==> job 7905: inputs <==
==> flow/design.v <==
`timescale 1ns / 1ps
module magnitude_wrapper(
	input aclk,
	input aresetn,
	input s_i_data_valid,
	output reg s_o_data_ready,
	input [31:0] s_i_data,
	output reg m_o_data_valid,
	input m_i_data_ready,
	output reg [31:0] m_o_data
    );
	reg [31:0] o_data_temp;
	reg [15:0] data_real;
	reg [15:0] data_imag;
	reg start_calc;
	reg ack_calc;
	wire [15:0] in_real = s_i_data[15:0];
	wire [15:0] in_imag = s_i_data[31:16];
	always @ (posedge aclk)
		begin
			if (aresetn == 0) begin
				s_o_data_ready <= 1'b0;
				start_calc <= 1'b0;
			end
			if (ack_calc == 1'b1) begin
				start_calc <= 0;
			end
			if ( (s_i_data_valid == 1'b1) && (ack_calc == 0)) begin
				if (in_real[15] == 1'b1)
					data_real <= ~in_real + 16'd1;
				else
					data_real <= in_real;
				if (in_imag[15] == 1'b1)
					data_imag <= ~in_imag + 16'd1;
				else
					data_imag <= in_imag;
				s_o_data_ready <= 1;
				start_calc <= 1'b1;
			end
		end
	always @ (posedge aclk)
		begin
			if (aresetn == 0) begin
				ack_calc <= 0;
			end
			if (start_calc == 1'b1) begin
				ack_calc <= 1;
				o_data_temp <= data_real*data_real + data_imag*data_imag;
			end
			else begin
				ack_calc <= 0;
			end
		end
	always @ (posedge aclk)
		begin
			if (aresetn == 0) begin
				m_o_data_valid <= 1'b0;
			end
			if (m_i_data_ready == 1'b1) begin
				if (ack_calc == 0) begin
					m_o_data_valid <= 1'b0;
				end
				else begin
					m_o_data_valid <= 1'b1;
					m_o_data <= o_data_temp;
				end
			end
		end
endmodule
==> flow/run.sh <==
#!/bin/bash
# the make line also repeats each setting of config.mk as NAME=value (left out here)
make -C /OpenROAD-flow-scripts/flow DESIGN_CONFIG=/design/flow/config.mk WORK_HOME=/design/flow/orfs CLKGATE_MAP_FILE= finish
==> flow/config.mk <==
export PLATFORM = sky130hd
export DESIGN_NAME = magnitude_wrapper
export DESIGN_NICKNAME = magnitude_wrapper
export VERILOG_FILES = /design/flow/design.v
export SDC_FILE = /design/flow/constraint.sdc
export NUM_CORES = 4
export LEC_CHECK = 0
export CAP_MARGIN = 20
export CORE_MARGIN = 2
export CORE_UTILIZATION = 40
export SLEW_MARGIN = 20
==> flow/constraint.sdc <==
create_clock -name core_clock -period 8.17 [get_ports {aclk}]
set_input_delay 1.6340 -clock core_clock [delete_from_list [all_inputs] [get_ports {aclk}]]
set_output_delay 1.6340 -clock core_clock [all_outputs]
set_load 0.01 [all_outputs]
==> job 6307: changes against job 7905 <==
Settings changed: CAP_MARGIN 20 to 30, CORE_UTILIZATION 40 to 67, CTS_CLUSTER_DIAMETER set to 255, CTS_CLUSTER_SIZE set to 100, SETUP_SLACK_MARGIN set to -0.36.
==> flow/constraint.sdc (replaced) <==
create_clock -name core_clock -period 11.4 [get_ports {aclk}]
set_input_delay 2.2800 -clock core_clock [delete_from_list [all_inputs] [get_ports {aclk}]]
set_output_delay 2.2800 -clock core_clock [all_outputs]
set_load 0.01 [all_outputs]
==> job 4509: changes against job 7905 <==
Settings changed: CORE_UTILIZATION 40 to 72, CTS_CLUSTER_SIZE set to 36.
==> flow/constraint.sdc (replaced) <==
create_clock -name core_clock -period 6.92 [get_ports {aclk}]
set_input_delay 1.3840 -clock core_clock [delete_from_list [all_inputs] [get_ports {aclk}]]
set_output_delay 1.3840 -clock core_clock [all_outputs]
set_load 0.01 [all_outputs]
==> job 3825: changes against job 7905 <==
Settings changed: ABC_AREA set to 1, CAP_MARGIN 20 to 15, CORE_UTILIZATION 40 to 72, CTS_CLUSTER_DIAMETER set to 209, CTS_CLUSTER_SIZE set to 34.
==> flow/constraint.sdc (replaced) <==
create_clock -name core_clock -period 4.54 [get_ports {aclk}]
set_input_delay 0.9080 -clock core_clock [delete_from_list [all_inputs] [get_ports {aclk}]]
set_output_delay 0.9080 -clock core_clock [all_outputs]
set_load 0.01 [all_outputs]
==> comparison table <==
item	job 4509	job 3825	job 6307	job 7905
Critical path class	flop to flop	-	flop to flop	flop to flop
Count of unique library cells instantiated by Yosys	59	34	59	59
X dimension of the die	164 um	169 um	170 um	219 um
Worst min path class	flop to flop	-	flop to flop	flop to flop
Final cycle utilization of the critical path	1.06	-	0.704	0.943
Area growth from synthesis to final layout	18.9%	-	6.77%	9.21%
Critical path endpoint category	flop	-	flop	flop
Clk Latency, worst-skew pair	0.37 ns	-	0.36 ns	0.37 ns
Mux cell area share	0.00175	0	0.00175	0.00175
Number of tap cells added at floorplan	330	-	341	600
Total number of vias	13200	-	11900	11800
Status	finished with violations	did not finish	timing/DRC/antenna clean	timing/DRC/antenna clean
Failing step	-	5_1_grt	-	-
Layout check failures	negative setup slack	-	-	-
Initial DRT Pass Iterations	6	-	6	5
Routed wire per std cell	18.9 um	-	17.1 um	15.7 um
Die area	27100 um^2	28500 um^2	29000 um^2	48100 um^2
DRC violation total after the first TritonRoute iteration	917	-	705	531
Die Ht	164 um	169 um	170 um	219 um
Worst path setup slack after routing	-0.382 ns	-	3.37 ns	0.466 ns
Slack of the worst reg-to-reg path	-0.38 ns	-	3.37 ns	0.47 ns

* * *

==> 06-23 <==
RTL: the design.v shown in full above, as it stands there.
Settings: LEC_CHECK=0, CAP_MARGIN=20, CORE_MARGIN=2, CORE_UTILIZATION=58, SLEW_MARGIN=20; clock period 4.54 ns.
run.sh (not shown) runs the stock make flow with config.mk's settings and CLKGATE_MAP_FILE=.
==> inputs of 06-04, as changes to 06-23 <==
Settings changed: ABC_AREA set to 1, CORE_UTILIZATION 58 to 72, CTS_CLUSTER_DIAMETER set to 336, CTS_CLUSTER_SIZE set to 99, SETUP_SLACK_MARGIN set to 1.3, TNS_END_PERCENT set to 15.
==> flow/constraint.sdc (replaced) <==
create_clock -name core_clock -period 5.27 [get_ports {aclk}]
set_input_delay 1.0540 -clock core_clock [delete_from_list [all_inputs] [get_ports {aclk}]]
set_output_delay 1.0540 -clock core_clock [all_outputs]
set_load 0.01 [all_outputs]
==> results <==
Buffers excl. clock: 06-23 407; 06-04 388
Met3 wire length: 06-23 1.17 mm; 06-04 9.80 mm
Post-synth seq share: 06-23 16.0%; 06-04 15.2%
Cell row count: 06-23 65; 06-04 60
Source of the critical timing path: 06-23 data_real[5]$_DFFE_PP_; 06-04 data_real[4]$_DFFE_PP_
Run status: 06-23 failed layout checks; 06-04 failed layout checks
Reasons for failing layout checks: 06-23 setup timing; 06-04 setup timing
Area share of the largest cell type after synthesis: 06-23 41.5%; 06-04 39.3%
Global-route usage over all layers: 06-23 26.7%; 06-04 45.2%
Post-route cell area: 06-23 23400 sq um; 06-04 24400 sq um
Final setup viols: 06-23 27; 06-04 25
Non-clock buffering overhead: 06-23 14.6%; 06-04 13.6%
Per-cell routed wire length: 06-23 16.1 um; 06-04 24.6 um
Crit. path cell count: 06-23 20; 06-04 23
Setup TNS after final layout: 06-23 -52.68 ns; 06-04 -35.22 ns
Highest achievable clock rate: 06-23 142 MHz; 06-04 145 MHz
Finished Core Util: 06-23 74.2%; 06-04 90.9%
Top layer in use: 06-23 met4; 06-04 met5
Init Core Util: 06-23 58.8%; 06-04 73.0%
Critical register-to-register path endpoint: 06-23 o_data_temp[30]$_DFFE_PP_; 06-04 o_data_temp[23]$_DFFE_PP_

* * *

==> job 485: inputs <==
RTL: the design.v shown in full above, as it stands there.
Settings: LEC_CHECK=0, ABC_AREA=1, CAP_MARGIN=20, CORE_MARGIN=2, CORE_UTILIZATION=69, CTS_CLUSTER_DIAMETER=310, CTS_CLUSTER_SIZE=100, HOLD_SLACK_MARGIN=-0.06, SLEW_MARGIN=25; clock period 10.0 ns.
==> job 1604: changes against job 485 <==
--- a/flow/config.mk
+++ b/flow/config.mk
@@ -9,7 +9,6 @@
 export CAP_MARGIN = 20
 export CORE_MARGIN = 2
-export CORE_UTILIZATION = 69
-export CTS_CLUSTER_DIAMETER = 310
-export CTS_CLUSTER_SIZE = 100
-export HOLD_SLACK_MARGIN = -0.06
-export SLEW_MARGIN = 25
+export CORE_UTILIZATION = 72
+export CTS_CLUSTER_SIZE = 76
+export PLACE_DENSITY_LB_ADDON = 0.28
+export SLEW_MARGIN = 20
==> flow/constraint.sdc (replaced) <==
create_clock -name core_clock -period 6.46 [get_ports {aclk}]
set_input_delay 1.2920 -clock core_clock [delete_from_list [all_inputs] [get_ports {aclk}]]
set_output_delay 1.2920 -clock core_clock [all_outputs]
set_load 0.01 [all_outputs]
==> job 2347: changes against job 485 <==
==> flow/config.mk (replaced) <==
export PLATFORM = sky130hd
export DESIGN_NAME = magnitude_wrapper
export DESIGN_NICKNAME = magnitude_wrapper
export VERILOG_FILES = /design/flow/design.v
export SDC_FILE = /design/flow/constraint.sdc
export NUM_CORES = 4
export LEC_CHECK = 0
export CAP_MARGIN = 20
export CELL_PAD_IN_SITES_DETAIL_PLACEMENT = 1
export CELL_PAD_IN_SITES_GLOBAL_PLACEMENT = 1
export CORE_MARGIN = 5
export CORE_UTILIZATION = 35
export CTS_CLUSTER_DIAMETER = 228
export CTS_CLUSTER_SIZE = 61
export GPL_TIMING_DRIVEN = 0
export MAX_ROUTING_LAYER = met4
export MIN_ROUTING_LAYER = met2
export PLACE_DENSITY_LB_ADDON = 0.27
export SETUP_SLACK_MARGIN = 1.86
export SLEW_MARGIN = 20
==> notes <==
Synthesized cell count: job 485 is larger than job 2347 (about 25%). Die area: job 2347 > job 485 > job 1604. Job 1604 reached the layout checks and failed them: setup timing. Job 2347 finished clean. Job 485 ran to the end with no violations. Against job 2347, the register-to-register slack of job 1604 is lower by 2.5 ns. The lowest cell count belongs to job 2347, the highest to job 1604. Against job 1604, the cell area of job 2347 is smaller by 10%. The lowest first-iteration DRC count belongs to job 485, the highest to job 2347. Global-route usage: job 2347 < job 485 < job 1604.
==> figures <==
	job 485	job 2347	job 1604
Post-route cell area	20800 um^2	20900 um^2	23200 um^2
Fraction of met3 tracks used by global routing	0.0401	0.343	0.0608
Dpl ws	3.00 ns	1.53 ns	-0.292 ns
Largest fanout on the critical path	17	10	4
Clock latency on the worst-skew pair	0.38 ns	0.39 ns	0.38 ns
Logic cell area	13500 um^2	13500 um^2	14400 um^2
Fraction of area in clock buffers and inverters	0.0152	0.0145	0.0124
Fraction of area in registers	0.143	0.143	0.128
Final critical path time including I/O delays and setup	7.04 ns	7.96 ns	6.96 ns
Number of cells in Yosys stat	2231	1791	2231
Iteration-0 DRC count of the detailed router	749	1996	1979
Number of antenna violations at the first check in global routing	0	1	1
Met1 layer usage reported by global route	0.359	0	0.428
Count of instances resized after the clock tree is built	0	10	75
Share of synthesized cell area in and, or, nand and nor gates	0.136	0.0997	0.136
Result of the run	timing/DRC/antenna clean	timing/DRC/antenna clean	failed layout checks
Violated checks	-	-	setup timing
Storage element area	2970 um^2	2970 um^2	2970 um^2
